==> design/flow/design.v <==
module dff(out_a, in_a, clk);
	parameter bitwidth = 8;
	input signed[bitwidth - 1:0]in_a;
	input clk;
	output signed[bitwidth - 1:0]out_a;
	reg signed[bitwidth - 1:0]out_a;
	always@(posedge clk)
		out_a <= in_a;
 endmodule
module mul(out, in_c, in_a);
	input signed[7:0] in_a, in_c;
	output signed[13:0] out;
	wire signed[15:0]sum;
	assign sum = in_a * in_c;
	assign out = sum[15:2];
endmodule
module adder(sum, a, b, c, d);
	parameter bitwidth = 14;
	input signed[bitwidth - 1:0]a, b, c, d;
	output signed[bitwidth + 1:0]sum;
	assign sum = a + b + c + d;
endmodule
module total_fir(total_out, x_in, clk);
	input clk;
	input signed[7:0]x_in;
	output signed[15:0]total_out;
	wire signed[7:0]c0 = 8'b0_0010001;
	wire signed[7:0]c1 = 8'b1_1010111;
	wire signed[7:0]c2 = 8'b0_0011000;
	wire signed[7:0]c3 = 8'b1_1000110;
	wire signed[7:0]c4 = 8'b1_0001100;
	wire signed[7:0]c5 = 8'b0_1010110;
	wire signed[7:0]c6 = 8'b1_0011010;
	wire signed[7:0]c7 = 8'b0_0111010;
	wire signed[7:0]c8 = 8'b1_1110000;
	wire signed[7:0]c9 = 8'b0_1111111;
	wire signed[7:0]c10 = 8'b0_0001111;
	wire signed[7:0]c11 = 8'b1_1110111;
	wire signed[7:0]c12 = 8'b1_1101011;
	wire signed[7:0]c13 = 8'b1_0110110;
	wire signed[7:0]c14 = 8'b1_0111100;
	wire signed[7:0]c15 = 8'b1_1010000;
	wire signed[7:0]in_a;
	wire signed[7:0]d1_eigh_out, d2_eigh_out, d3_eigh_out, d4_eigh_out, d5_eigh_out, d6_eigh_out,
					d7_eigh_out, d8_eigh_out, d9_eigh_out, d10_eigh_out, d11_eigh_out, d12_eigh_out,
					d13_eigh_out, d14_eigh_out, d15_eigh_out, d16_eigh_out;
	wire signed[13:0]m1_out, m2_out, m3_out, m4_out, m5_out, m6_out, m7_out, m8_out, m9_out, m10_out,
					m11_out, m12_out, m13_out, m14_out, m15_out, m16_out; 
	wire signed[13:0]d1_fort_out, d2_fort_out, d3_fort_out,  d4_fort_out, d5_fort_out, d6_fort_out,
					d7_fort_out, d8_fort_out, d9_fort_out, d10_fort_out, d11_fort_out, d12_fort_out,
					d13_fort_out, d14_fort_out, d15_fort_out, d16_fort_out;
	wire signed[15:0]a1_out, a2_out, a3_out, a4_out;
	wire signed[15:0]d1_sixt_out, d2_sixt_out, d3_sixt_out, d4_sixt_out;
	wire signed[17:0]total_tmp, a5_out;
	assign in_a = x_in;
	dff #(8) dff_1_eigh( .out_a(d1_eigh_out), .in_a(in_a), .clk(clk) );
	mul mul_1( .out(m1_out), .in_c(c15), .in_a(d1_eigh_out) );
	dff #(14) dff_1_fort( .out_a(d1_fort_out), .in_a(m1_out), .clk(clk) );
	dff #(8) dff_2_eigh( .out_a(d2_eigh_out), .in_a(d1_eigh_out), .clk(clk) );
	mul mul_2( .out(m2_out), .in_c(c14), .in_a(d2_eigh_out) );
	dff #(14) dff_2_fort( .out_a(d2_fort_out), .in_a(m2_out), .clk(clk) );
	dff #(8) dff_3_eigh( .out_a(d3_eigh_out), .in_a(d2_eigh_out), .clk(clk) );
	mul mul_3( .out(m3_out), .in_c(c13), .in_a(d3_eigh_out) );
	dff #(14) dff_3_fort( .out_a(d3_fort_out), .in_a(m3_out), .clk(clk) );
	dff #(8) dff_4_eigh( .out_a(d4_eigh_out), .in_a(d3_eigh_out), .clk(clk) );
	mul mul_4( .out(m4_out), .in_c(c12), .in_a(d4_eigh_out) );
	dff #(14) dff_4_fort( .out_a(d4_fort_out), .in_a(m4_out), .clk(clk) );
	adder #(14) adder_1( .sum(a1_out), .a(d1_fort_out), .b(d2_fort_out), .c(d3_fort_out), .d(d4_fort_out) );
	dff #(16) dff_1_sixt( .out_a(d1_sixt_out), .in_a(a1_out), .clk(clk) );
	dff #(8) dff_5_eigh( .out_a(d5_eigh_out), .in_a(d4_eigh_out), .clk(clk) );
	mul mul_5( .out(m5_out), .in_c(c11), .in_a(d5_eigh_out) );
	dff #(14) dff_5_fort( .out_a(d5_fort_out), .in_a(m5_out), .clk(clk) );
	dff #(8) dff_6_eigh( .out_a(d6_eigh_out), .in_a(d5_eigh_out), .clk(clk) );
	mul mul_6( .out(m6_out), .in_c(c10), .in_a(d6_eigh_out) );
	dff #(14) dff_6_fort( .out_a(d6_fort_out), .in_a(m6_out), .clk(clk) );
	dff #(8) dff_7_eigh( .out_a(d7_eigh_out), .in_a(d6_eigh_out), .clk(clk) );
	mul mul_7( .out(m7_out), .in_c(c9), .in_a(d7_eigh_out) );
	dff #(14) dff_7_fort( .out_a(d7_fort_out), .in_a(m7_out), .clk(clk) );
	dff #(8) dff_8_eigh( .out_a(d8_eigh_out), .in_a(d7_eigh_out), .clk(clk) );
	mul mul_8( .out(m8_out), .in_c(c8), .in_a(d8_eigh_out) );
	dff #(14) dff_8_fort( .out_a(d8_fort_out), .in_a(m8_out), .clk(clk) );
	adder #(14) adder_2( .sum(a2_out), .a(d5_fort_out), .b(d6_fort_out), .c(d7_fort_out), .d(d8_fort_out) );
	dff #(16) dff_2_sixt( .out_a(d2_sixt_out), .in_a(a2_out), .clk(clk) );
	dff #(8) dff_9_eigh( .out_a(d9_eigh_out), .in_a(d8_eigh_out), .clk(clk) );
	mul mul_9( .out(m9_out), .in_c(c7), .in_a(d9_eigh_out) );
	dff #(14) dff_9_fort( .out_a(d9_fort_out), .in_a(m9_out), .clk(clk) );
	dff #(8) dff_10_eigh( .out_a(d10_eigh_out), .in_a(d9_eigh_out), .clk(clk) );
	mul mul_10( .out(m10_out), .in_c(c6), .in_a(d10_eigh_out) );
	dff #(14) dff_10_fort( .out_a(d10_fort_out), .in_a(m10_out), .clk(clk) );
	dff #(8) dff_11_eigh( .out_a(d11_eigh_out), .in_a(d10_eigh_out), .clk(clk) );
	mul mul_11( .out(m11_out), .in_c(c5), .in_a(d11_eigh_out) );
	dff #(14) dff_11_fort( .out_a(d11_fort_out), .in_a(m11_out), .clk(clk) );
	dff #(8) dff_12_eigh( .out_a(d12_eigh_out), .in_a(d11_eigh_out), .clk(clk) );
	mul mul_12( .out(m12_out), .in_c(c4), .in_a(d12_eigh_out) );
	dff #(14) dff_12_fort( .out_a(d12_fort_out), .in_a(m12_out), .clk(clk) );
	adder #(14) adder_3( .sum(a3_out), .a(d9_fort_out), .b(d10_fort_out), .c(d11_fort_out), .d(d12_fort_out) );
	dff #(16) dff_3_sixt( .out_a(d3_sixt_out), .in_a(a3_out), .clk(clk) );
	dff #(8) dff_13_eigh( .out_a(d13_eigh_out), .in_a(d12_eigh_out), .clk(clk) );
	mul mul_13( .out(m13_out), .in_c(c3), .in_a(d13_eigh_out) );
	dff #(14) dff_13_fort( .out_a(d13_fort_out), .in_a(m13_out), .clk(clk) );
	dff #(8) dff_14_eigh( .out_a(d14_eigh_out), .in_a(d13_eigh_out), .clk(clk) );
	mul mul_14( .out(m14_out), .in_c(c2), .in_a(d14_eigh_out) );
	dff #(14) dff_14_fort( .out_a(d14_fort_out), .in_a(m14_out), .clk(clk) );
	dff #(8) dff_15_eigh( .out_a(d15_eigh_out), .in_a(d14_eigh_out), .clk(clk) );
	mul mul_15( .out(m15_out), .in_c(c1), .in_a(d15_eigh_out) );
	dff #(14) dff_15_fort( .out_a(d15_fort_out), .in_a(m15_out), .clk(clk) );
	dff #(8) dff_16_eigh( .out_a(d16_eigh_out), .in_a(d15_eigh_out), .clk(clk) );
	mul mul_16( .out(m16_out), .in_c(c0), .in_a(d16_eigh_out) );
	dff #(14) dff_16_fort( .out_a(d16_fort_out), .in_a(m16_out), .clk(clk) );
	adder #(14) adder_4( .sum(a4_out), .a(d13_fort_out), .b(d14_fort_out), .c(d15_fort_out), .d(d16_fort_out) );
	dff #(16) dff_4_sixt( .out_a(d4_sixt_out), .in_a(a4_out), .clk(clk) );
	adder #(16) adder_5( .sum(a5_out), .a(d1_sixt_out), .b(d2_sixt_out), .c(d3_sixt_out), .d(d4_sixt_out) );
	dff #(18) dff_eighteen( .out_a(total_tmp), .in_a(a5_out), .clk(clk) );
	assign total_out = total_tmp[17:2];
endmodule
==> design/flow/run.sh <==
#!/bin/bash
# the make line also repeats each setting of config.mk as NAME=value (left out here)
make -C /OpenROAD-flow-scripts/flow DESIGN_CONFIG=/design/flow/config.mk WORK_HOME=/design/flow/orfs CLKGATE_MAP_FILE= finish
==> design/flow/config.mk <==
export PLATFORM = sky130hd
export DESIGN_NAME = total_fir
export DESIGN_NICKNAME = total_fir
export VERILOG_FILES = /design/flow/design.v
export SDC_FILE = /design/flow/constraint.sdc
export NUM_CORES = 4
export LEC_CHECK = 0
export ABC_AREA = 1
export CAP_MARGIN = 20
export CELL_PAD_IN_SITES_DETAIL_PLACEMENT = 1
export CELL_PAD_IN_SITES_GLOBAL_PLACEMENT = 1
export CORE_ASPECT_RATIO = 1.81
export CORE_MARGIN = 4
export CORE_UTILIZATION = 67
export GPL_ROUTABILITY_DRIVEN = 1
export GPL_TIMING_DRIVEN = 0
export PLACE_DENSITY_LB_ADDON = 0.17
export SETUP_SLACK_MARGIN = -0.37
export SLEW_MARGIN = 10
==> design/flow/constraint.sdc <==
create_clock -name core_clock -period 4.41 [get_ports {clk}]
set_input_delay 0.8820 -clock core_clock [delete_from_list [all_inputs] [get_ports {clk}]]
set_output_delay 0.8820 -clock core_clock [all_outputs]
set_load 0.01 [all_outputs]
==> results.ini, run 1 <==
[logic_synthesis]
ys_warn_count=4
ys.flop_type=dfxtp_1
ys_seq_share_pct=25.02
syn_inst=3725
yosysUniqueCellTypes=38
edf_count=0
ys_async_sr_fraction_pct=0
yosys.cell_count.top_type=inv_1
syn_area_per_cell_sq_um=8.656
top_cell_area_share_pct=25.02
ys.flops=403
mux_area_share_pct=0
netlist_area_sq_um=32240
ys_sh_xor_pct=5.320
yosys_cells=3725
synth.logic.top_family=adder cells
ys_area_sq_um=32240
synthAdderAreaFrac_pct=39.68
top_cells_by_area=dfxtp_1, ha_1, fa_1
ys_sh_aoi_pct=6.081
simple_gate_area_share_pct=14.11
common_cells=inv_1, nand2_1, ha_1, dfxtp_1, fa_1
syn_nets=4589
yosysTopAreaCell=dfxtp_1

[floorplanning]
ioPinCount=25
fp.dieArea_sq_um=51850
die_w_um=171.1
die_h_um=303.1
fp_util_pct=68.03
fp-row-count=107
core-area_sq_um=47390

[outcome]
error=[ERROR DPL-0033] detailed placement checks failed during check placement.
stop_stage=detailed placement
outcome=did not finish

[placed_design]
numPortBuffers=24
gp_congestion=0.9390

-- through the flow --
stage             std cells  hold slack, ps
floorplan              3725           330.8
global placement       4348           338.7
==> inputs of run 2 (changes only) <==
Settings changed: ABC_AREA 1 to default, CELL_PAD_IN_SITES_DETAIL_PLACEMENT 1 to default, CELL_PAD_IN_SITES_GLOBAL_PLACEMENT 1 to default, CORE_ASPECT_RATIO 1.81 to default, CORE_MARGIN 4 to 2, CORE_UTILIZATION 67 to 40, GPL_ROUTABILITY_DRIVEN 1 to default, GPL_TIMING_DRIVEN 0 to default, PLACE_DENSITY_LB_ADDON 0.17 to default, SETUP_SLACK_MARGIN -0.37 to 0.09, SLEW_MARGIN 10 to 20.
Clock period 4.41 ns to 4.42 ns, I/O delays scaled along.
==> results.ini, run 2 <==
[outcome]
outcome=no timing/DRC/antenna violations  ; was did not finish

[clock_network]
clock-sinks=403
htreeDepth=2
cts-buffers-inserted=46
clock_latency_ps=590
clock_path_buffers=3
clock-root-buffer=clkbuf_16
cts_setup_buffers=0
hold_buffers=0
clkTransAtPathRegs_ps=70
cts_tree=yes

[logic_synthesis]
yosys_cells=3070  ; was 3,725
ys.flops=403  ; unchanged
ys_warn_count=4  ; unchanged
yosysUniqueCellTypes=67  ; was 38
syn_nets=3934  ; was 4,589
netlist_area_sq_um=30720  ; was 32,240 sq um
ys_area_sq_um=30720  ; was 32,240 sq um
simple_gate_area_share_pct=6.921  ; was 14.11%
yosysTopAreaCell=dfxtp_1  ; unchanged
edf_count=0  ; unchanged
yosys.cell_count.top_type=inv_1  ; unchanged
top_cell_area_share_pct=26.26  ; was 25.02%
ys_sh_aoi_pct=10.22  ; was 6.081%
synth.logic.top_family=adder cells  ; unchanged
synthAdderAreaFrac_pct=41.65  ; was 39.68%
syn_inst=3070  ; was 3,725
top_cells_by_area=dfxtp_1, ha_1, fa_1  ; unchanged
mux_area_share_pct=0.2322  ; was 0%
common_cells=inv_1, ha_1, dfxtp_1, fa_1, xnor2_1  ; was inv_1, nand2_1, ha_1, dfxtp_1, fa_1
syn_area_per_cell_sq_um=10.01  ; was 8.656 sq um
ys.flop_type=dfxtp_1  ; unchanged
ys_seq_share_pct=26.26  ; was 25.02%
ys_sh_xor_pct=7.010  ; was 5.320%
ys_async_sr_fraction_pct=0  ; unchanged

[floorplanning]
die_h_um=281.1  ; was 303.1 um
fp_util_pct=40.44  ; was 68.03%
fp.dieArea_sq_um=79030  ; was 51,850 sq um
fp-row-count=101  ; was 107
core-area_sq_um=75950  ; was 47,390 sq um
ioPinCount=25  ; unchanged
die_w_um=281.1  ; was 171.1 um

[sta]
worst_pin_slew_ps=866.0
setup_viol=0
relSlewSlack_pct=41.66
final-max-slew-violation-count=0
hold_viol_final=0
rsz0062_at_grt=false
finalClockPeriodUsage_pct=92.14
final.setup.worst_slack_ps=347.5
finalCriticalPeriod_ps=4072
skew_ps=29.83
setup_tns_ps=0
fmax_ghz=0.2456

[placed_design]
gp_congestion=0.8126  ; was 0.9390
dpl_cell_area_sq_um=32430
dp_slack_ps=119.5
dp_hpwl_mm=48.48
numPortBuffers=24  ; unchanged

[layout]
stdcell_area_sq_um=34100
regArea_sq_um=8069
synthToLayoutAreaGrowth_pct=11.00
fin_nets=4024
fill_cells=7243
mi_logic_area_sq_um=20320

[detailed_routing]
drtIter0Drc=839
via_per_inst=4.673
dr.pass1.iters=5
diodes=0
routedWlPerCell_um=13.78
wl_mm=58.26
ant_nets=0
vias=19750
drc=0

[hold_path]
worstHoldPathCells=0
hold_class=flip-flop to flip-flop
hold_start=dff_1_eigh.out_a[1]$_DFF_P_
min_to=dff_2_eigh.out_a[1]$_DFF_P_

[critical_path]
start_kind=flip-flop
cp_data_arrival_time_ps=4560
r2r_setup_slack_ps=350
crit_type=flip-flop to flip-flop
ff2ff_path_depth=13
slowest_stage=fa_1
cp-endpoint=dff_7_fort.out_a[11]$_DFF_P_
crit_path_cell_trace=inv_1 -> fa_1 -> inv_1 -> fa_1 -> fa_1 -> inv_1 -> fa_1 -> inv_1 -> ha_1 -> or3_1 -> o21ai_0 -> nor2_1 -> o311ai_1
end_kind=flip-flop
crit_fanout=9
crit_start=dff_7_eigh.out_a[7]$_DFF_P_
cp_top_family=adder cells
critPathMaxStageDelay_ps=540
reg2reg_to=dff_7_fort.out_a[11]$_DFF_P_
crit_cells=13
required_ps=4910
worst-path-buf-inv=4
r2r-start=dff_7_eigh.out_a[7]$_DFF_P_

[grt]
grt_pass1_wl_mm=99.95
grt_start_max_net_pins=18
gr-total-overflow=0
antenna_found_initial=3
grt_pass1_vias=19990
grt_usage_pct=15.60

[flow_run]
warning_count=76
maxCapViolations=0

-- run 2: per-stage QoR --
step	hold WS [ps]	cells	utilization, %
3_5_place_dp	355.6	4142	42.70
4_1_cts	368.1	4227	44.84
3_3_place_gp	335.8	4142	42.70
5_1_grt	378.9	4227	44.89
6_report	364.1	4227	44.89
2_1_floorplan	330.8	3070	-
-- run 2: routing by layer --
layer | share of wire, % | GRT usage (%) | vias to the layer above
li1 | - | - | 10250
met1 | 51 | 22.42 | 9216
met2 | 44 | 25.18 | 217
met3 | 3.2 | 1.954 | 68
met4 | 1.6 | 3.030 | 0
met5 | 0 | 0 | -
-- run 2: final cells by class --
type / instances / area share (%)
Clock inverter: 33 / 1.171
Timing Repair Buffer: 55 / 1.398
Sequential cell: 403 / 23.67
Multi-Input combinational cell: 2037 / 59.60
Tap cell: 1030 / 3.780
Inverter: 617 / 6.792
Clock buffer: 52 / 3.593
-- run 2: repair_timing --
item                       in CTS  in global routing
pin swaps                       0                  0
hold endpoints to repair        0                  0
setup endpoints to repair       1                 11
gates resized                   1                 13
==> inputs of run 3 (changes only) <==
Settings changed: CORE_UTILIZATION 40 to 70, CTS_CLUSTER_SIZE from default to 32, SETUP_SLACK_MARGIN 0.09 to default.
Clock period 4.42 ns to 3.19 ns, I/O delays scaled along.
==> results.ini, run 3 <==
[placed_design]
numPortBuffers=24  ; unchanged
dpl_cell_area_sq_um=36410  ; was 32,430 sq um
dp_hpwl_mm=58.71  ; was 48.48 mm
dp_slack_ps=-585.1  ; was 119.5 ps
gp_congestion=0.8680  ; was 0.8126

[outcome]
outcome=did not finish  ; was no timing/DRC/antenna violations
error=[ERROR GRT-0232] Routing congestion too high. Check the congestion heatmap in the GUI.
stop_stage=global routing

[logic_synthesis]
simple_gate_area_share_pct=6.921  ; unchanged
netlist_area_sq_um=30720  ; unchanged
ys_seq_share_pct=26.26  ; unchanged
ys.flop_type=dfxtp_1  ; unchanged
common_cells=inv_1, ha_1, dfxtp_1, fa_1, xnor2_1  ; unchanged
syn_inst=3070  ; unchanged
ys_area_sq_um=30720  ; unchanged
yosys.cell_count.top_type=inv_1  ; unchanged
top_cells_by_area=dfxtp_1, ha_1, fa_1  ; unchanged
ys.flops=403  ; unchanged
syn_nets=3934  ; unchanged
edf_count=0  ; unchanged
mux_area_share_pct=0.2322  ; unchanged
ys_sh_aoi_pct=10.22  ; unchanged
yosys_cells=3070  ; unchanged
ys_warn_count=4  ; unchanged
synthAdderAreaFrac_pct=41.65  ; unchanged
synth.logic.top_family=adder cells  ; unchanged
yosysTopAreaCell=dfxtp_1  ; unchanged
ys_sh_xor_pct=7.010  ; unchanged
yosysUniqueCellTypes=67  ; unchanged
top_cell_area_share_pct=26.26  ; unchanged
ys_async_sr_fraction_pct=0  ; unchanged
syn_area_per_cell_sq_um=10.01  ; unchanged

[clock_network]
cts-buffers-inserted=46  ; unchanged
clock-root-buffer=clkbuf_16  ; unchanged
clock-sinks=403  ; unchanged
hold_buffers=0  ; unchanged
clock_path_buffers=3  ; unchanged
htreeDepth=2  ; unchanged

[floorplanning]
core-area_sq_um=43170  ; was 75,950 sq um
die_w_um=213.5  ; was 281.1 um
ioPinCount=25  ; unchanged
fp_util_pct=71.15  ; was 40.44%
fp-row-count=76  ; was 101
die_h_um=213.5  ; was 281.1 um
fp.dieArea_sq_um=45570  ; was 79,030 sq um

[grt]
grt_usage_pct=101.2
gr-total-overflow=4511

run 3: through the flow:
step	cells
2_1_floorplan	3070
3_3_place_gp	4150
3_5_place_dp	4150
4_1_cts	4296
run 3: repair_timing:
action,CTS
setup endpoints to repair,106
setup buffers,68
pin swaps,311
gates resized,344
cloned,0
run 3: layer usage:
layer | global-route usage (%) | GRT overflow
met5 | 40.30 | 7
met2 | 137.3 | 3463
met3 | 72.03 | 36
met4 | 119.7 | 977
met1 | 87.51 | 28
==> inputs of run 4 (changes only) <==
Settings changed: CORE_UTILIZATION 70 to 60, CTS_CLUSTER_SIZE 32 to default.
Clock period 3.19 ns to 2.63 ns, I/O delays scaled along.
==> results.ini, run 4 <==
[logic_synthesis]
ys_sh_xor_pct=7.010  ; unchanged
ys_async_sr_fraction_pct=0  ; unchanged
top_cell_area_share_pct=26.26  ; unchanged
top_cells_by_area=dfxtp_1, ha_1, fa_1  ; unchanged
edf_count=0  ; unchanged
simple_gate_area_share_pct=6.921  ; unchanged
ys_warn_count=4  ; unchanged
synthAdderAreaFrac_pct=41.65  ; unchanged
syn_area_per_cell_sq_um=10.01  ; unchanged
synth.logic.top_family=adder cells  ; unchanged
ys.flop_type=dfxtp_1  ; unchanged
yosysUniqueCellTypes=67  ; unchanged
common_cells=inv_1, ha_1, dfxtp_1, fa_1, xnor2_1  ; unchanged
syn_nets=3934  ; unchanged
netlist_area_sq_um=30720  ; unchanged
ys.flops=403  ; unchanged
ys_sh_aoi_pct=10.22  ; unchanged
syn_inst=3070  ; unchanged
mux_area_share_pct=0.2322  ; unchanged
ys_area_sq_um=30720  ; unchanged
yosysTopAreaCell=dfxtp_1  ; unchanged
yosys_cells=3070  ; unchanged
yosys.cell_count.top_type=inv_1  ; unchanged
ys_seq_share_pct=26.26  ; unchanged

[grt]
grt_usage_pct=31.03
grt_pass1_wl_mm=132.5
grt_start_max_net_pins=15
antenna_found_initial=1
gr-total-overflow=0
grt_pass1_vias=27130

[critical_path]
worst-path-buf-inv=4
r2r_setup_slack_ps=-1250
required_ps=3110
crit_cells=14
slowest_stage=fa_1
crit_start=dff_7_eigh.out_a[5]$_DFF_P_
critPathMaxStageDelay_ps=560
end_kind=flip-flop
start_kind=flip-flop
cp_top_family=adder cells
path_common_cell=fa_1
reg2reg_to=dff_7_fort.out_a[10]$_DFF_P_
cp-endpoint=dff_7_fort.out_a[10]$_DFF_P_
crit_type=flip-flop to flip-flop
r2r-start=dff_7_eigh.out_a[5]$_DFF_P_
ff2ff_path_depth=14
crit_fanout=5
crit_path_cell_trace=inv_6 -> fa_1 -> inv_1 -> fa_1 -> fa_1 -> inv_2 -> fa_1 -> inv_2 -> ha_4 -> nor3_2 -> nor2_1 -> a31o_2 -> a21oi_2 -> xnor2_1
cp_data_arrival_time_ps=4360

[layout]
synthToLayoutAreaGrowth_pct=45.93
final_util_pct=88.98
fin_cells=4605
stdcell_area_sq_um=44830
fill_cells=2199
fin_nets=4760

[placed_design]
dp_hpwl_mm=59.58  ; was 58.71 mm
dp_slack_ps=-1164  ; was -585.1 ps
dp_cells=4403  ; was 4,150
dpl_cell_area_sq_um=38610  ; was 36,410 sq um
numPortBuffers=24  ; unchanged
gp_congestion=0.8809  ; was 0.8680

[detailed_routing]
diodes=0
ant_nets=0
routedWlPerCell_um=19.19
drc=0
dr.pass1.iters=7
via_per_inst=5.419
vias=24960
wl_mm=88.39
drtIter0Drc=1113

[sta]
finalCriticalPeriod_ps=3876
hold_slack_ps=346.3
final.setup.worst_slack_ps=-1246
fmax_ghz=0.2580
skew_ps=29.14
finalClockPeriodUsage_pct=147.4
rsz0062_at_grt=true
worst_pin_slew_ps=594.9
relSlewSlack_pct=60.24
final-max-slew-violation-count=0
hold_viol_final=0
setup_viol=159

[clock_network]
clkTransAtPathRegs_ps=60
clock-sinks=403  ; unchanged
clock_latency_ps=590
clock_path_buffers=3  ; unchanged
cts-buffers-inserted=46  ; unchanged
hold_buffers=0  ; unchanged
htreeDepth=2  ; unchanged
clock-root-buffer=clkbuf_16  ; unchanged
cts_tree=yes

[floorplanning]
die_h_um=230.3  ; was 213.5 um
ioPinCount=25  ; unchanged
die_w_um=230.3  ; was 213.5 um
fp.dieArea_sq_um=53020  ; was 45,570 sq um
fp-row-count=82  ; was 76
fp_util_pct=60.98  ; was 71.15%
core-area_sq_um=50380  ; was 43,170 sq um

[hold_path]
worstHoldPathCells=0
min_to=dff_15_eigh.out_a[0]$_DFF_P_
hold_start=dff_14_eigh.out_a[0]$_DFF_P_
hold_class=flip-flop to flip-flop

[flow_run]
warning_count=81
maxCapViolations=0

[outcome]
so.violations=negative setup slack
outcome=finished with violations  ; was did not finish

==> run 4: cell type report <==
type	count	area, sq um	share of cell area (%)
inverters	617	2354	5.250
clock buffers	65	1388	3.096
clock inverters	20	240.2	0.5359
well taps	672	840.8	1.876
multi-input cells	2037	25260	56.35
repair buffers	791	6467	14.43
flip-flops and latches	403	8278	18.47
==> run 4: per-stage QoR <==
step / TNS, ps
after floorplan: -50200
after CTS: -84480
after global placement: -81080
after detailed placement: -89150
final: -96030
after global routing: -110720
==> run 4: timing repair <==
item                                    4_1_cts  5_1_grt
pin swaps                                   301      314
gates cloned                                  0        0
gates resized                               425      335
endpoints found under the setup margin      160      169
buffers inserted                            103       84
==> run 4: per-layer routing <==
metal  vias to the layer above  track usage (%)  share of wire [%]
met3                       289            3.943                3.4
met5                         -                0                  0
met2                       601            58.15                 52
met1                     12320            36.85                 40
li1                      11750                -                  -
met4                         0            9.194                4.0
==> inputs of run 5 (changes only) <==
Settings changed: ABC_AREA from default to 1, CORE_UTILIZATION 60 to 72.
Clock period 2.63 ns to 4.67 ns, I/O delays scaled along.
==> results.ini, run 5 <==
[logic_synthesis]
synthAdderAreaFrac_pct=39.68  ; was 41.65%
common_cells=inv_1, nand2_1, ha_1, dfxtp_1, fa_1  ; was inv_1, ha_1, dfxtp_1, fa_1, xnor2_1
edf_count=0  ; unchanged
netlist_area_sq_um=32240  ; was 30,720 sq um
top_cells_by_area=dfxtp_1, ha_1, fa_1  ; unchanged
synth.logic.top_family=adder cells  ; unchanged
syn_nets=4589  ; was 3,934
ys_sh_aoi_pct=6.081  ; was 10.22%
ys_warn_count=4  ; unchanged
ys_async_sr_fraction_pct=0  ; unchanged
syn_inst=3725  ; was 3,070
syn_area_per_cell_sq_um=8.656  ; was 10.01 sq um
ys.flop_type=dfxtp_1  ; unchanged
mux_area_share_pct=0  ; was 0.2322%
ys_area_sq_um=32240  ; was 30,720 sq um
top_cell_area_share_pct=25.02  ; was 26.26%
yosys.cell_count.top_type=inv_1  ; unchanged
ys_sh_xor_pct=5.320  ; was 7.010%
ys.flops=403  ; unchanged
yosysTopAreaCell=dfxtp_1  ; unchanged
yosysUniqueCellTypes=38  ; was 67
yosys_cells=3725  ; was 3,070
ys_seq_share_pct=25.02  ; was 26.26%
simple_gate_area_share_pct=14.11  ; was 6.921%

[hold_path]
worstHoldPathCells=0  ; unchanged
hold_start=dff_14_eigh.out_a[0]$_DFF_P_  ; unchanged
min_to=dff_15_eigh.out_a[0]$_DFF_P_  ; unchanged
hold_class=flip-flop to flip-flop  ; unchanged

[sta]
setup_tns_ps=0  ; was -96,030 ps
relSlewSlack_pct=61.92  ; was 60.24%
finalCriticalPeriod_ps=4062  ; was 3876 ps
final.setup.worst_slack_ps=607.6  ; was -1246 ps
finalClockPeriodUsage_pct=86.99  ; was 147.4%
setup_viol=0  ; was 159
skew_ps=18.54  ; was 29.14 ps
hold_slack_ps=361.8  ; was 346.3 ps
hold_viol_final=0  ; unchanged
fmax_ghz=0.2462  ; was 0.2580 GHz
worst_pin_slew_ps=570.4  ; was 594.9 ps
final-max-slew-violation-count=0  ; unchanged
rsz0062_at_grt=false  ; was true

[critical_path]
ff2ff_path_depth=16  ; was 14
cp_data_arrival_time_ps=4520  ; was 4360 ps
worst-path-buf-inv=4  ; unchanged
critPathMaxStageDelay_ps=550  ; was 560 ps
slowest_stage=fa_1  ; unchanged
crit_type=flip-flop to flip-flop  ; unchanged
path_common_cell=nand2_1  ; was fa_1
end_kind=flip-flop  ; unchanged
crit_fanout=9  ; was 5
cp-endpoint=dff_7_fort.out_a[10]$_DFF_P_  ; unchanged
crit_start=dff_7_eigh.out_a[7]$_DFF_P_  ; was dff_7_eigh.out_a[5]$_DFF_P_
r2r-start=dff_7_eigh.out_a[7]$_DFF_P_  ; was dff_7_eigh.out_a[5]$_DFF_P_
required_ps=5130  ; was 3110 ps
crit_cells=16  ; was 14
r2r_setup_slack_ps=610  ; was -1250 ps
cp_top_family=adder cells  ; unchanged
start_kind=flip-flop  ; unchanged
crit_path_cell_trace=inv_1 -> fa_1 -> inv_1 -> fa_1 -> fa_1 -> inv_1 -> fa_1 -> inv_1 -> ha_1 -> nand2_1 -> nor2_1 -> nand2_1 -> nand2_1 -> nand2_1 -> nand3_1 -> nand2_1  ; was inv_6 -> fa_1 -> inv_1 -> fa_1 -> fa_1 -> inv_2 -> fa_1 -> inv_2 -> ha_4 -> nor3_2 -> nor2_1 -> a31o_2 -> a21oi_2 -> xnor2_1
reg2reg_to=dff_7_fort.out_a[10]$_DFF_P_  ; unchanged

[clock_network]
cts_setup_buffers=0  ; was 103
clock_latency_ps=580  ; was 590 ps
clock-sinks=403  ; unchanged
cts_tree=yes  ; unchanged
clkTransAtPathRegs_ps=60  ; about the same
hold_buffers=0  ; unchanged
clock_path_buffers=3  ; unchanged
htreeDepth=2  ; unchanged
cts-buffers-inserted=44  ; was 46
clock-root-buffer=clkbuf_16  ; unchanged
post_cts_resize_count=0  ; was 425

[detailed_routing]
vias=23670  ; was 24,960
ant_nets=0  ; unchanged
drc=0  ; unchanged
diodes=0  ; unchanged
drtIter0Drc=1186  ; was 1,113
via_per_inst=5.355  ; was 5.419
routedWlPerCell_um=15.92  ; was 19.19 um
wl_mm=70.35  ; was 88.39 mm
dr.pass1.iters=5  ; was 7

[flow_run]
maxCapViolations=0  ; unchanged
warning_count=78  ; was 81

[floorplanning]
die_w_um=215.6  ; was 230.3 um
ioPinCount=25  ; unchanged
fp-row-count=77  ; was 82
fp.dieArea_sq_um=46490  ; was 53,020 sq um
core-area_sq_um=44220  ; was 50,380 sq um
die_h_um=215.6  ; was 230.3 um
fp_util_pct=72.91  ; was 60.98%

[placed_design]
gp_congestion=0.9154  ; was 0.8809
dp_slack_ps=638.1  ; was -1164 ps
numPortBuffers=24  ; unchanged
dp_hpwl_mm=58.46  ; was 59.58 mm

[grt]
gr-total-overflow=0  ; unchanged
antenna_found_initial=1  ; unchanged
grt_pass1_wl_mm=119.1  ; was 132.5 mm
grt_pass1_vias=24850  ; was 27,130
grt_usage_pct=31.56  ; was 31.03%
grt_start_max_net_pins=16  ; was 15

[layout]
final_util_pct=78.53  ; was 88.98%
fin_nets=4659  ; was 4,760
synthToLayoutAreaGrowth_pct=7.711  ; was 45.93%

[outcome]
outcome=no timing/DRC/antenna violations  ; was finished with violations

run 5: through the flow:
stage          instances  area (sq um)
2_1_floorplan       3725         32240
3_3_place_gp        4341         33220
3_5_place_dp        4341         33220
4_1_cts             4420         34730
5_1_grt             4420         34730
6_report            4420         34730
run 5: cell type report:
class / count / area, sq um
multi-input combinational: 2484 / 21020
clock buffer: 57 / 1241
tap: 592 / 740.7
fill: 2946 / 9493
timing repair buffer: 26 / 255.2
inverter: 836 / 3138
sequential: 403 / 8068
clock inverter: 22 / 267.8
run 5: routing by layer:
metal / wire [um] / vias to the layer above / GRT usage (%)
li1: - / 11800 / -
met1: 31380 / 11240 / 40.55
met2: 34080 / 489 / 55.50
met3: 2782 / 142 / 4.101
met4: 2084 / 2 / 9.655
met5: 18 / - / 0
==> inputs of run 6 (changes only) <==
Settings changed: CELL_PAD_IN_SITES_GLOBAL_PLACEMENT from default to 0, GPL_ROUTABILITY_DRIVEN from default to 0, GPL_TIMING_DRIVEN from default to 1, PLACE_DENSITY_LB_ADDON from default to 0.27, SETUP_SLACK_MARGIN from default to -0.18.
Clock period 4.67 ns to 3.65 ns, I/O delays scaled along.
==> results.ini, run 6 <==
[sta]
finalCriticalPeriod_ps=3662  ; was 4062 ps
hold_viol_final=0  ; unchanged
fmax_ghz=0.2730  ; was 0.2462 GHz
final.setup.worst_slack_ps=-12.37  ; was 607.6 ps
worst_pin_slew_ps=506.1  ; was 570.4 ps
final-max-slew-violation-count=0  ; unchanged
finalClockPeriodUsage_pct=100.3  ; was 86.99%
setup_tns_ps=-13.45  ; was 0 ps
setup_viol=2  ; was 0
relSlewSlack_pct=66.22  ; was 61.92%
skew_ps=23.05  ; was 18.54 ps
rsz0062_at_grt=true  ; was false

[logic_synthesis]
ys_async_sr_fraction_pct=0  ; unchanged
simple_gate_area_share_pct=14.11  ; unchanged
yosysTopAreaCell=dfxtp_1  ; unchanged
synth.logic.top_family=adder cells  ; unchanged
ys.flops=403  ; unchanged
ys.flop_type=dfxtp_1  ; unchanged
syn_area_per_cell_sq_um=8.656  ; unchanged
yosysUniqueCellTypes=38  ; unchanged
ys_area_sq_um=32240  ; unchanged
ys_seq_share_pct=25.02  ; unchanged
top_cell_area_share_pct=25.02  ; unchanged
yosys.cell_count.top_type=inv_1  ; unchanged
netlist_area_sq_um=32240  ; unchanged
common_cells=inv_1, nand2_1, ha_1, dfxtp_1, fa_1  ; unchanged
ys_warn_count=4  ; unchanged
ys_sh_aoi_pct=6.081  ; unchanged
edf_count=0  ; unchanged
top_cells_by_area=dfxtp_1, ha_1, fa_1  ; unchanged
mux_area_share_pct=0  ; unchanged
ys_sh_xor_pct=5.320  ; unchanged
syn_nets=4589  ; unchanged
yosys_cells=3725  ; unchanged
synthAdderAreaFrac_pct=39.68  ; unchanged
syn_inst=3725  ; unchanged

[flow_run]
warning_count=77  ; was 78
maxCapViolations=0  ; unchanged

[critical_path]
critPathMaxStageDelay_ps=540  ; was 550 ps
worst-path-buf-inv=5  ; was 4
cp_data_arrival_time_ps=4180  ; was 4520 ps
required_ps=4170  ; was 5130 ps
ff2ff_path_depth=18  ; was 16
cp_top_family=adder cells  ; unchanged
cp-endpoint=dff_7_fort.out_a[13]$_DFF_P_  ; was dff_7_fort.out_a[10]$_DFF_P_
r2r-start=dff_7_eigh.out_a[3]$_DFF_P_  ; was dff_7_eigh.out_a[7]$_DFF_P_
crit_fanout=5  ; was 9
start_kind=flip-flop  ; unchanged
path_common_cell=nand2_1  ; unchanged
r2r_setup_slack_ps=-10  ; was 610 ps
crit_path_cell_trace=inv_1 -> buf_4 -> fa_1 -> inv_1 -> ha_1 -> inv_1 -> fa_1 -> fa_1 -> inv_1 -> ha_2 -> nand2_1 -> o21ai_2 -> nand2_1 -> nand2_1 -> nand2_1 -> nand2_1 -> nand2_1 -> nand2_1  ; was inv_1 -> fa_1 -> inv_1 -> fa_1 -> fa_1 -> inv_1 -> fa_1 -> inv_1 -> ha_1 -> nand2_1 -> nor2_1 -> nand2_1 -> nand2_1 -> nand2_1 -> nand3_1 -> nand2_1
reg2reg_to=dff_7_fort.out_a[13]$_DFF_P_  ; was dff_7_fort.out_a[10]$_DFF_P_
end_kind=flip-flop  ; unchanged
crit_start=dff_7_eigh.out_a[3]$_DFF_P_  ; was dff_7_eigh.out_a[7]$_DFF_P_
crit_type=flip-flop to flip-flop  ; unchanged
crit_cells=18  ; was 16
slowest_stage=fa_1  ; unchanged

[detailed_routing]
routedWlPerCell_um=16.36  ; was 15.92 um
dr.pass1.iters=5  ; unchanged
vias=24300  ; was 23,670
ant_nets=0  ; unchanged
drc=0  ; unchanged
via_per_inst=5.427  ; was 5.355
wl_mm=73.25  ; was 70.35 mm
drtIter0Drc=1571  ; was 1,186

[outcome]
so.violations=negative setup slack
outcome=finished with violations  ; was no timing/DRC/antenna violations

[clock_network]
clock_path_buffers=3  ; unchanged
cts_tree=yes  ; unchanged
clock-sinks=403  ; unchanged
clkTransAtPathRegs_ps=60  ; about the same
cts-buffers-inserted=44  ; unchanged
htreeDepth=2  ; unchanged
clock-root-buffer=clkbuf_16  ; unchanged
cts_setup_buffers=0  ; unchanged
clock_latency_ps=590  ; was 580 ps

[hold_path]
min_to=dff_9_eigh.out_a[0]$_DFF_P_  ; was dff_15_eigh.out_a[0]$_DFF_P_
hold_start=dff_8_eigh.out_a[0]$_DFF_P_  ; was dff_14_eigh.out_a[0]$_DFF_P_
worstHoldPathCells=0  ; unchanged
hold_class=flip-flop to flip-flop  ; unchanged

[floorplanning]
fp.dieArea_sq_um=46490  ; unchanged
ioPinCount=25  ; unchanged
fp_util_pct=72.91  ; unchanged
die_w_um=215.6  ; unchanged
fp-row-count=77  ; unchanged
core-area_sq_um=44220  ; unchanged
die_h_um=215.6  ; unchanged

[grt]
grt_usage_pct=32.53  ; was 31.56%
grt_pass1_wl_mm=121.4  ; was 119.1 mm
antenna_found_initial=2  ; was 1
grt_start_max_net_pins=19  ; was 16
gr-total-overflow=0  ; unchanged
grt_pass1_vias=25580  ; was 24,850

[layout]
fin_nets=4714  ; was 4,659
fill_cells=2735  ; was 2,946
stdcell_area_sq_um=35330  ; was 34,730 sq um
synthToLayoutAreaGrowth_pct=9.570  ; was 7.711%
mi_logic_area_sq_um=21110  ; was 21,020 sq um
regArea_sq_um=8078  ; was 8068 sq um
fin_cells=4478  ; was 4,420

[placed_design]
dp_cells=4396  ; was 4,341
numPortBuffers=24  ; unchanged
dpl_cell_area_sq_um=33630  ; was 33,220 sq um
dp_hpwl_mm=56.91  ; was 58.46 mm

-- run 6: routing by layer --
metal  routed length (um)  up-vias  track usage [%]
met1                29280    11450            37.26
met2                36550      687            58.77
li1                     -    11910                -
met5                   13        -                0
met4                 4239        2            17.52
met3                 3173      259            4.412
-- run 6: timing repair --
action	4_1_cts	5_1_grt
hold endpoints to repair	0	0
pin swaps	0	4
setup endpoints to repair	1	11
hold buffers	0	0
resized	1	28
-- run 6: stage by stage --
step / setup slack, ps / utilization, % / hold slack (ps)
final: -12.37 / 79.89 / 375.6
after global routing: -226.5 / 79.88 / 390.8
after CTS: -114.8 / 79.66 / 375.1
after detailed placement: -72.65 / 76.06 / 346.9
after global placement: -43.17 / 76.06 / 344.9
after floorplan: -159.2 / - / 330.8
-- run 6: layout make-up --
class | count | share of cell area, %
sequential | 403 | 22.87
tap | 592 | 2.097
antenna | 1 | 0.007083
timing repair buffer | 81 | 1.891
inverter | 836 | 8.883
clock inverter | 25 | 0.9598
multi-input combinational | 2484 | 59.76
clock buffer | 56 | 3.535
==> inputs of run 7 (changes only) <==
Settings changed: CELL_PAD_IN_SITES_GLOBAL_PLACEMENT 0 to default, CTS_CLUSTER_DIAMETER from default to 266, GPL_ROUTABILITY_DRIVEN 0 to default, GPL_TIMING_DRIVEN 1 to default, PLACE_DENSITY from default to 0.67, PLACE_DENSITY_LB_ADDON 0.27 to default, SETUP_SLACK_MARGIN -0.18 to default.
Clock period 3.65 ns to 3.29 ns, I/O delays scaled along.
==> results.ini, run 7 <==
[logic_synthesis]
common_cells=inv_1, nand2_1, ha_1, dfxtp_1, fa_1  ; unchanged
synth.logic.top_family=adder cells  ; unchanged
yosys_cells=3725  ; unchanged
top_cell_area_share_pct=25.02  ; unchanged
ys_async_sr_fraction_pct=0  ; unchanged
ys_seq_share_pct=25.02  ; unchanged
ys_sh_xor_pct=5.320  ; unchanged
yosysTopAreaCell=dfxtp_1  ; unchanged
ys.flop_type=dfxtp_1  ; unchanged
yosys.cell_count.top_type=inv_1  ; unchanged
syn_nets=4589  ; unchanged
netlist_area_sq_um=32240  ; unchanged
syn_inst=3725  ; unchanged
syn_area_per_cell_sq_um=8.656  ; unchanged
ys_sh_aoi_pct=6.081  ; unchanged
ys_warn_count=4  ; unchanged
simple_gate_area_share_pct=14.11  ; unchanged
top_cells_by_area=dfxtp_1, ha_1, fa_1  ; unchanged
edf_count=0  ; unchanged
yosysUniqueCellTypes=38  ; unchanged
ys_area_sq_um=32240  ; unchanged
mux_area_share_pct=0  ; unchanged
synthAdderAreaFrac_pct=39.68  ; unchanged
ys.flops=403  ; unchanged

[sta]
setup_tns_ps=-6675  ; was -13.45 ps
skew_ps=25.74  ; was 23.05 ps
relSlewSlack_pct=31.24  ; was 66.22%
final-max-slew-violation-count=0  ; unchanged
hold_slack_ps=369.6  ; was 375.6 ps
final.setup.worst_slack_ps=-804.1  ; was -12.37 ps
worst_pin_slew_ps=1021  ; was 506.1 ps
rsz0062_at_grt=true  ; unchanged
setup_viol=38  ; was 2
finalCriticalPeriod_ps=4094  ; was 3662 ps
finalClockPeriodUsage_pct=124.4  ; was 100.3%
hold_viol_final=0  ; unchanged
fmax_ghz=0.2443  ; was 0.2730 GHz

[critical_path]
crit_path_cell_trace=inv_2 -> buf_4 -> ha_1 -> fa_1 -> ha_1 -> inv_1 -> fa_1 -> inv_1 -> ha_1 -> inv_2 -> o21ai_0 -> a31oi_2 -> nand4_1 -> nand2_1  ; was inv_1 -> buf_4 -> fa_1 -> inv_1 -> ha_1 -> inv_1 -> fa_1 -> fa_1 -> inv_1 -> ha_2 -> nand2_1 -> o21ai_2 -> nand2_1 -> nand2_1 -> nand2_1 -> nand2_1 -> nand2_1 -> nand2_1
end_kind=flip-flop  ; unchanged
reg2reg_to=dff_3_fort.out_a[12]$_DFF_P_  ; was dff_7_fort.out_a[13]$_DFF_P_
worst-path-buf-inv=5  ; unchanged
start_kind=flip-flop  ; unchanged
critPathMaxStageDelay_ps=820  ; was 540 ps
required_ps=3760  ; was 4170 ps
cp_data_arrival_time_ps=4560  ; was 4180 ps
cp-endpoint=dff_3_fort.out_a[12]$_DFF_P_  ; was dff_7_fort.out_a[13]$_DFF_P_
r2r-start=dff_3_eigh.out_a[5]$_DFF_P_  ; was dff_7_eigh.out_a[3]$_DFF_P_
slowest_stage=o21ai_0  ; was fa_1
crit_type=flip-flop to flip-flop  ; unchanged
path_common_cell=ha_1  ; was nand2_1
cp_top_family=adder cells  ; unchanged
r2r_setup_slack_ps=-800  ; was -10 ps
crit_cells=14  ; was 18
crit_fanout=5  ; unchanged
crit_start=dff_3_eigh.out_a[5]$_DFF_P_  ; was dff_7_eigh.out_a[3]$_DFF_P_
ff2ff_path_depth=14  ; was 18

[flow_run]
maxCapViolations=0  ; unchanged
warning_count=81  ; was 77

[hold_path]
worstHoldPathCells=0  ; unchanged
min_to=dff_2_eigh.out_a[1]$_DFF_P_  ; was dff_9_eigh.out_a[0]$_DFF_P_
hold_start=dff_1_eigh.out_a[1]$_DFF_P_  ; was dff_8_eigh.out_a[0]$_DFF_P_
hold_class=flip-flop to flip-flop  ; unchanged

[clock_network]
cts-buffers-inserted=44  ; unchanged
hold_buffers=0  ; unchanged
clkTransAtPathRegs_ps=70  ; was 60 ps
clock-sinks=403  ; unchanged
clock-root-buffer=clkbuf_16  ; unchanged
cts_tree=yes  ; unchanged
clock_latency_ps=610  ; was 590 ps
htreeDepth=2  ; unchanged
clock_path_buffers=3  ; unchanged

[detailed_routing]
met2_length_mm=46.23  ; was 36.55 mm
ant_nets=0  ; unchanged
met1Wirelength_mm=34.73  ; was 29.28 mm
top_layer_used=met5  ; unchanged
wl_mm=93.62  ; was 73.25 mm
wl_met3_mm=6.418  ; was 3.173 mm
via_per_inst=5.844  ; was 5.427
drtIter0Drc=2179  ; was 1,571
routedWlPerCell_um=20.26  ; was 16.36 um
dr.pass1.iters=6  ; was 5
vias=27000  ; was 24,300
drc=0  ; unchanged

[floorplanning]
fp_util_pct=72.91  ; unchanged
fp.dieArea_sq_um=46490  ; unchanged
core-area_sq_um=44220  ; unchanged
die_h_um=215.6  ; unchanged
die_w_um=215.6  ; unchanged
fp-row-count=77  ; unchanged
ioPinCount=25  ; unchanged

[grt]
grt_pass1_vias=27100  ; was 25,580
gr-total-overflow=0  ; unchanged
grt_pass1_wl_mm=131.3  ; was 121.4 mm
grt_start_max_net_pins=16  ; was 19
antenna_found_initial=2  ; unchanged
grt_usage_pct=35.12  ; was 32.53%

[placed_design]
dp_hpwl_mm=62.57  ; was 56.91 mm
gp_congestion=0.9106
dp_cells=4509  ; was 4,396
numPortBuffers=24  ; unchanged

[layout]
fin_nets=4855  ; was 4,714
final_util_pct=87.08  ; was 79.89%
synthToLayoutAreaGrowth_pct=19.43  ; was 9.570%
fin_cells=4620  ; was 4,478

[outcome]
so.violations=negative setup slack  ; unchanged
outcome=finished with violations  ; unchanged

run 7: final cells by class:
| cell class | count | area [sq um] |
|---|---|---|
| Multi-Input combinational cell | 2484 | 23210 |
| Sequential cell | 403 | 8158 |
| Fill cell | 2185 | 5714 |
| Clock inverter | 29 | 264.0 |
| Tap cell | 592 | 740.7 |
| Inverter | 836 | 3149 |
| Antenna cell | 1 | 2.502 |
| Timing Repair Buffer | 222 | 1795 |
| Clock buffer | 53 | 1186 |
run 7: metal layers:
metal  GRT usage (%)  up-vias
met1           42.01    12900
met4           13.36        2
met3           4.468      530
li1                -    12180
met2           64.20     1383
met5               0        -
run 7: what timing repair did:
| action | in CTS | in global routing |
|---|---|---|
| hold endpoints to repair | 0 | 0 |
| resized | 130 | 389 |
| setup endpoints to repair | 50 | 93 |
| buffers inserted | 12 | 18 |
| pin swaps | 78 | 149 |
run 7: per-stage QoR:
step	setup WS [ps]	area, sq um
finish	-804.1	38510
global route	-953.9	38500
CTS	-310.6	36760
detailed placement	-323.6	34650
global placement	-293.2	34650
floorplan	-417.1	32420
==> inputs of run 8 (changes only) <==
Settings changed: ABC_AREA 1 to default, CORE_UTILIZATION 72 to 36, CTS_CLUSTER_DIAMETER 266 to default, CTS_CLUSTER_SIZE from default to 95, GPL_ROUTABILITY_DRIVEN from default to 0, PLACE_DENSITY 0.67 to default, PLACE_DENSITY_LB_ADDON from default to 0.01.
Clock period 3.29 ns to 6.14 ns, I/O delays scaled along.
==> results.ini, run 8 <==
[clock_network]
htreeDepth=2  ; unchanged
cts-buffers-inserted=50  ; was 44
post_cts_resize_count=0  ; was 130
clock_latency_ps=610  ; about the same
hold_buffers=0  ; unchanged
cts_setup_buffers=0  ; was 12
clock-sinks=403  ; unchanged
clock_path_buffers=3  ; unchanged
clkTransAtPathRegs_ps=60  ; was 70 ps
cts_tree=yes  ; unchanged
clock-root-buffer=clkbuf_16  ; unchanged

[critical_path]
cp_data_arrival_time_ps=4940  ; was 4560 ps
crit_type=flip-flop to flip-flop  ; unchanged
start_kind=flip-flop  ; unchanged
worst-path-buf-inv=1  ; was 5
crit_cells=17  ; was 14
reg2reg_to=dff_eighteen.out_a[17]$_DFF_P_  ; was dff_3_fort.out_a[12]$_DFF_P_
ff2ff_path_depth=17  ; was 14
critPathMaxStageDelay_ps=540  ; was 820 ps
cp_top_family=adder cells  ; unchanged
r2r-start=dff_2_sixt.out_a[0]$_DFF_P_  ; was dff_3_eigh.out_a[5]$_DFF_P_
end_kind=flip-flop  ; unchanged
crit_start=dff_2_sixt.out_a[0]$_DFF_P_  ; was dff_3_eigh.out_a[5]$_DFF_P_
crit_fanout=7  ; was 5
slowest_stage=a211oi_1  ; was o21ai_0
required_ps=6640  ; was 3760 ps
r2r_setup_slack_ps=1700  ; was -800 ps
cp-endpoint=dff_eighteen.out_a[17]$_DFF_P_  ; was dff_3_fort.out_a[12]$_DFF_P_
crit_path_cell_trace=ha_1 -> inv_1 -> fa_1 -> nor2b_1 -> o31a_1 -> o21ai_0 -> nand2b_1 -> a21oi_1 -> xnor2_1 -> fa_1 -> ha_1 -> nand3_1 -> o211ai_1 -> nor3_1 -> a211oi_1 -> a41oi_1 -> xnor2_1  ; was inv_2 -> buf_4 -> ha_1 -> fa_1 -> ha_1 -> inv_1 -> fa_1 -> inv_1 -> ha_1 -> inv_2 -> o21ai_0 -> a31oi_2 -> nand4_1 -> nand2_1

[sta]
final.setup.worst_slack_ps=1697  ; was -804.1 ps
finalClockPeriodUsage_pct=72.36  ; was 124.4%
setup_viol=0  ; was 38
hold_viol_final=0  ; unchanged
relSlewSlack_pct=42.91  ; was 31.24%
fmax_ghz=0.2251  ; was 0.2443 GHz
setup_tns_ps=0  ; was -6675 ps
rsz0062_at_grt=false  ; was true
final-max-slew-violation-count=0  ; unchanged
finalCriticalPeriod_ps=4443  ; was 4094 ps
worst_pin_slew_ps=834.7  ; was 1021 ps
skew_ps=28.91  ; was 25.74 ps

[logic_synthesis]
ys_sh_xor_pct=7.010  ; was 5.320%
ys.flops=403  ; unchanged
edf_count=0  ; unchanged
simple_gate_area_share_pct=6.921  ; was 14.11%
yosys.cell_count.top_type=inv_1  ; unchanged
syn_area_per_cell_sq_um=10.01  ; was 8.656 sq um
synth.logic.top_family=adder cells  ; unchanged
synthAdderAreaFrac_pct=41.65  ; was 39.68%
yosys_cells=3070  ; was 3,725
syn_inst=3070  ; was 3,725
ys.flop_type=dfxtp_1  ; unchanged
top_cells_by_area=dfxtp_1, ha_1, fa_1  ; unchanged
top_cell_area_share_pct=26.26  ; was 25.02%
netlist_area_sq_um=30720  ; was 32,240 sq um
ys_sh_aoi_pct=10.22  ; was 6.081%
yosysTopAreaCell=dfxtp_1  ; unchanged
mux_area_share_pct=0.2322  ; was 0%
common_cells=inv_1, ha_1, dfxtp_1, fa_1, xnor2_1  ; was inv_1, nand2_1, ha_1, dfxtp_1, fa_1
yosysUniqueCellTypes=67  ; was 38
ys_async_sr_fraction_pct=0  ; unchanged
syn_nets=3934  ; was 4,589
ys_area_sq_um=30720  ; was 32,240 sq um
ys_warn_count=4  ; unchanged
ys_seq_share_pct=26.26  ; was 25.02%

[hold_path]
worstHoldPathCells=0  ; unchanged
hold_start=dff_14_eigh.out_a[0]$_DFF_P_  ; was dff_1_eigh.out_a[1]$_DFF_P_
hold_class=flip-flop to flip-flop  ; unchanged
min_to=dff_15_eigh.out_a[0]$_DFF_P_  ; was dff_2_eigh.out_a[1]$_DFF_P_

[placed_design]
dp_hpwl_mm=56.59  ; was 62.57 mm
dp_slack_ps=1767  ; was -323.6 ps
numPortBuffers=24  ; unchanged

[floorplanning]
die_w_um=296.1  ; was 215.6 um
fp-row-count=107  ; was 77
core-area_sq_um=84880  ; was 44,220 sq um
die_h_um=296.1  ; was 215.6 um
ioPinCount=25  ; unchanged
fp_util_pct=36.19  ; was 72.91%
fp.dieArea_sq_um=87680  ; was 46,490 sq um

[grt]
grt_usage_pct=16.03  ; was 35.12%
grt_pass1_vias=21170  ; was 27,100
antenna_found_initial=0  ; was 2
grt_start_max_net_pins=26  ; was 16
grt_pass1_wl_mm=111.4  ; was 131.3 mm
gr-total-overflow=0  ; unchanged

[detailed_routing]
via_per_inst=4.598  ; was 5.844
diodes=0  ; was 1
dr.pass1.iters=5  ; was 6
routedWlPerCell_um=15.61  ; was 20.26 um
vias=19860  ; was 27,000
wl_mm=67.43  ; was 93.62 mm
ant_nets=0  ; unchanged
drtIter0Drc=658  ; was 2,179
drc=0  ; unchanged

[layout]
fill_cells=8437  ; was 2,185
final_util_pct=40.31  ; was 87.08%
fin_nets=3998  ; was 4,855
synthToLayoutAreaGrowth_pct=11.39  ; was 19.43%

[flow_run]
maxCapViolations=0  ; unchanged
warning_count=76  ; was 81

[outcome]
outcome=no timing/DRC/antenna violations  ; was finished with violations

[run 8: layout make-up]
class / instances / area, sq um / area share (%)
inverter: 617 / 2316 / 6.769
clock inverter: 39 / 563.0 / 1.646
timing repair buffer: 25 / 247.7 / 0.7240
multi-input combinational: 2037 / 20280 / 59.28
tap: 1144 / 1431 / 4.183
sequential: 403 / 8068 / 23.58
clock buffer: 54 / 1308 / 3.821
[run 8: metrics by stage]
step / hold WS [ps] / cell area [sq um] / instances
global placement: 355.5 / 32350 / 4226
CTS: 359.7 / 34220 / 4319
global route: 371.9 / 34220 / 4319
floorplan: 330.8 / 30720 / 3070
finish: 357.3 / 34220 / 4319
detailed placement: 347.6 / 32350 / 4226
[run 8: per-layer routing]
metal,wire (um),vias up,GRT usage (%)
met5,0,-,0
li1,-,10190,-
met4,1334,0,3.622
met1,33090,9413,21.93
met2,31290,173,26.87
met3,1723,80,2.098
==> inputs of run 9 (changes only) <==
Settings changed: CORE_UTILIZATION 36 to 61, CTS_CLUSTER_SIZE 95 to default, GPL_ROUTABILITY_DRIVEN 0 to default, PLACE_DENSITY_LB_ADDON 0.01 to default, SETUP_SLACK_MARGIN from default to 0.88.
Clock period 6.14 ns to 3.45 ns, I/O delays scaled along.
==> results.ini, run 9 <==
[outcome]
outcome=finished with violations  ; was no timing/DRC/antenna violations
so.violations=negative setup slack

[logic_synthesis]
ys_seq_share_pct=26.26  ; unchanged
yosysTopAreaCell=dfxtp_1  ; unchanged
ys.flop_type=dfxtp_1  ; unchanged
synth.logic.top_family=adder cells  ; unchanged
ys_sh_xor_pct=7.010  ; unchanged
mux_area_share_pct=0.2322  ; unchanged
syn_area_per_cell_sq_um=10.01  ; unchanged
common_cells=inv_1, ha_1, dfxtp_1, fa_1, xnor2_1  ; unchanged
ys.flops=403  ; unchanged
top_cells_by_area=dfxtp_1, ha_1, fa_1  ; unchanged
netlist_area_sq_um=30720  ; unchanged
simple_gate_area_share_pct=6.921  ; unchanged
ys_async_sr_fraction_pct=0  ; unchanged
ys_area_sq_um=30720  ; unchanged
ys_warn_count=4  ; unchanged
syn_nets=3934  ; unchanged
top_cell_area_share_pct=26.26  ; unchanged
syn_inst=3070  ; unchanged
yosys.cell_count.top_type=inv_1  ; unchanged
yosys_cells=3070  ; unchanged
ys_sh_aoi_pct=10.22  ; unchanged
edf_count=0  ; unchanged
yosysUniqueCellTypes=67  ; unchanged
synthAdderAreaFrac_pct=41.65  ; unchanged

[clock_network]
clock-sinks=403  ; unchanged
clkTransAtPathRegs_ps=60  ; about the same
cts_tree=yes  ; unchanged
clock_latency_ps=590  ; was 610 ps
cts-buffers-inserted=47  ; was 50
htreeDepth=2  ; unchanged
clock-root-buffer=clkbuf_16  ; unchanged
clock_path_buffers=3  ; unchanged

[critical_path]
start_kind=flip-flop  ; unchanged
crit_fanout=3  ; was 7
end_kind=flip-flop  ; unchanged
crit_cells=17  ; unchanged
ff2ff_path_depth=17  ; unchanged
path_common_cell=ha_4
required_ps=3920  ; was 6640 ps
r2r_setup_slack_ps=-300  ; was 1700 ps
r2r-start=dff_2_sixt.out_a[0]$_DFF_P_  ; unchanged
crit_start=dff_2_sixt.out_a[0]$_DFF_P_  ; unchanged
crit_path_cell_trace=ha_4 -> inv_2 -> fa_2 -> nor2b_2 -> o31a_1 -> o21ai_2 -> nand2_1 -> a21oi_2 -> xnor2_2 -> fa_1 -> ha_4 -> nand3_4 -> o211ai_1 -> nor3_2 -> a211oi_2 -> a41oi_2 -> xnor2_1  ; was ha_1 -> inv_1 -> fa_1 -> nor2b_1 -> o31a_1 -> o21ai_0 -> nand2b_1 -> a21oi_1 -> xnor2_1 -> fa_1 -> ha_1 -> nand3_1 -> o211ai_1 -> nor3_1 -> a211oi_1 -> a41oi_1 -> xnor2_1
critPathMaxStageDelay_ps=470  ; was 540 ps
crit_type=flip-flop to flip-flop  ; unchanged
reg2reg_to=dff_eighteen.out_a[17]$_DFF_P_  ; unchanged
worst-path-buf-inv=1  ; unchanged
slowest_stage=fa_1  ; was a211oi_1
cp-endpoint=dff_eighteen.out_a[17]$_DFF_P_  ; unchanged
cp_top_family=AND-OR/OR-AND gates  ; was adder cells
cp_data_arrival_time_ps=4220  ; was 4940 ps

[sta]
hold_slack_ps=348.7  ; was 357.3 ps
hold_viol_final=0  ; unchanged
setup_tns_ps=-4860  ; was 0 ps
setup_viol=37  ; was 0
finalClockPeriodUsage_pct=108.6  ; was 72.36%
fmax_ghz=0.2669  ; was 0.2251 GHz
relSlewSlack_pct=64.01  ; was 42.91%
finalCriticalPeriod_ps=3747  ; was 4443 ps
rsz0062_at_grt=true  ; was false
worst_pin_slew_ps=526.3  ; was 834.7 ps
skew_ps=17.94  ; was 28.91 ps
final.setup.worst_slack_ps=-296.6  ; was 1697 ps
final-max-slew-violation-count=0  ; unchanged

[layout]
fill_cells=2940  ; was 8,437
fin_cells=4231  ; was 4,319
fin_nets=4386  ; was 3,998
synthToLayoutAreaGrowth_pct=33.24  ; was 11.39%

[floorplanning]
die_w_um=228.4  ; was 296.1 um
fp-row-count=82  ; was 107
die_h_um=228.4  ; was 296.1 um
fp_util_pct=61.48  ; was 36.19%
core-area_sq_um=49970  ; was 84,880 sq um
fp.dieArea_sq_um=52170  ; was 87,680 sq um
ioPinCount=25  ; unchanged

[detailed_routing]
diodes=0  ; unchanged
vias=22610  ; was 19,860
via_per_inst=5.345  ; was 4.598
drc=0  ; unchanged
routedWlPerCell_um=17.67  ; was 15.61 um
ant_nets=0  ; unchanged
dr.pass1.iters=7  ; was 5
drtIter0Drc=945  ; was 658
wl_mm=74.75  ; was 67.43 mm

[placed_design]
numPortBuffers=24  ; unchanged
dp_cells=4004  ; was 4,226
gp_congestion=0.8932
dp_hpwl_mm=54.40  ; was 56.59 mm

[grt]
antenna_found_initial=3  ; was 0
grt_pass1_vias=24300  ; was 21,170
use_met3_pct=3.618  ; was 2.098%
grt_most_used_layer=met2  ; unchanged
grt_pass1_wl_mm=119.8  ; was 111.4 mm
grt_start_max_net_pins=21  ; was 26
use_met2_pct=50.10  ; was 26.87%
grt_usage_pct=28.30  ; was 16.03%
gr-usage-met1_pct=36.26  ; was 21.93%
gr-total-overflow=0  ; unchanged

[hold_path]
hold_start=dff_14_eigh.out_a[0]$_DFF_P_  ; unchanged
min_to=dff_15_eigh.out_a[0]$_DFF_P_  ; unchanged
worstHoldPathCells=0  ; unchanged
hold_class=flip-flop to flip-flop  ; unchanged

[flow_run]
maxCapViolations=0  ; unchanged
warning_count=81  ; was 76

## run 9: cell type report
type                    count  area [sq um]  area share, %
clock inverters            27         255.2         0.6236
repair buffers            416          3468          8.474
flip-flops and latches    403          8315          20.32
clock buffers              59          1326          3.240
inverters                 617          2359          5.763
multi-input cells        2037         24360          59.53
well taps                 672         840.8          2.054
## run 9: stage by stage
stage	util [%]	instance area (sq um)	setup slack, ps
final	81.91	40930	-296.6
after global placement	71.02	35480	-242.5
after global routing	81.91	40930	-436.0
after detailed placement	71.02	35480	-331.7
after CTS	79.27	39610	-271.6
after floorplan	-	32650	-268.1
## run 9: repair_timing
action | 4_1_cts | 5_1_grt
resized | 393 | 208
setup buffers | 91 | 50
hold buffers | 0 | 0
endpoints found under the setup margin | 165 | 169
pin swaps | 270 | 180
## run 9: metal layers
| metal | vias to the layer above | wire [um] |
|---|---|---|
| li1 | 10990 | - |
| met1 | 11090 | 32330 |
| met2 | 390 | 37750 |
| met3 | 142 | 2625 |
| met4 | 2 | 2040 |
| met5 | - | 11 |
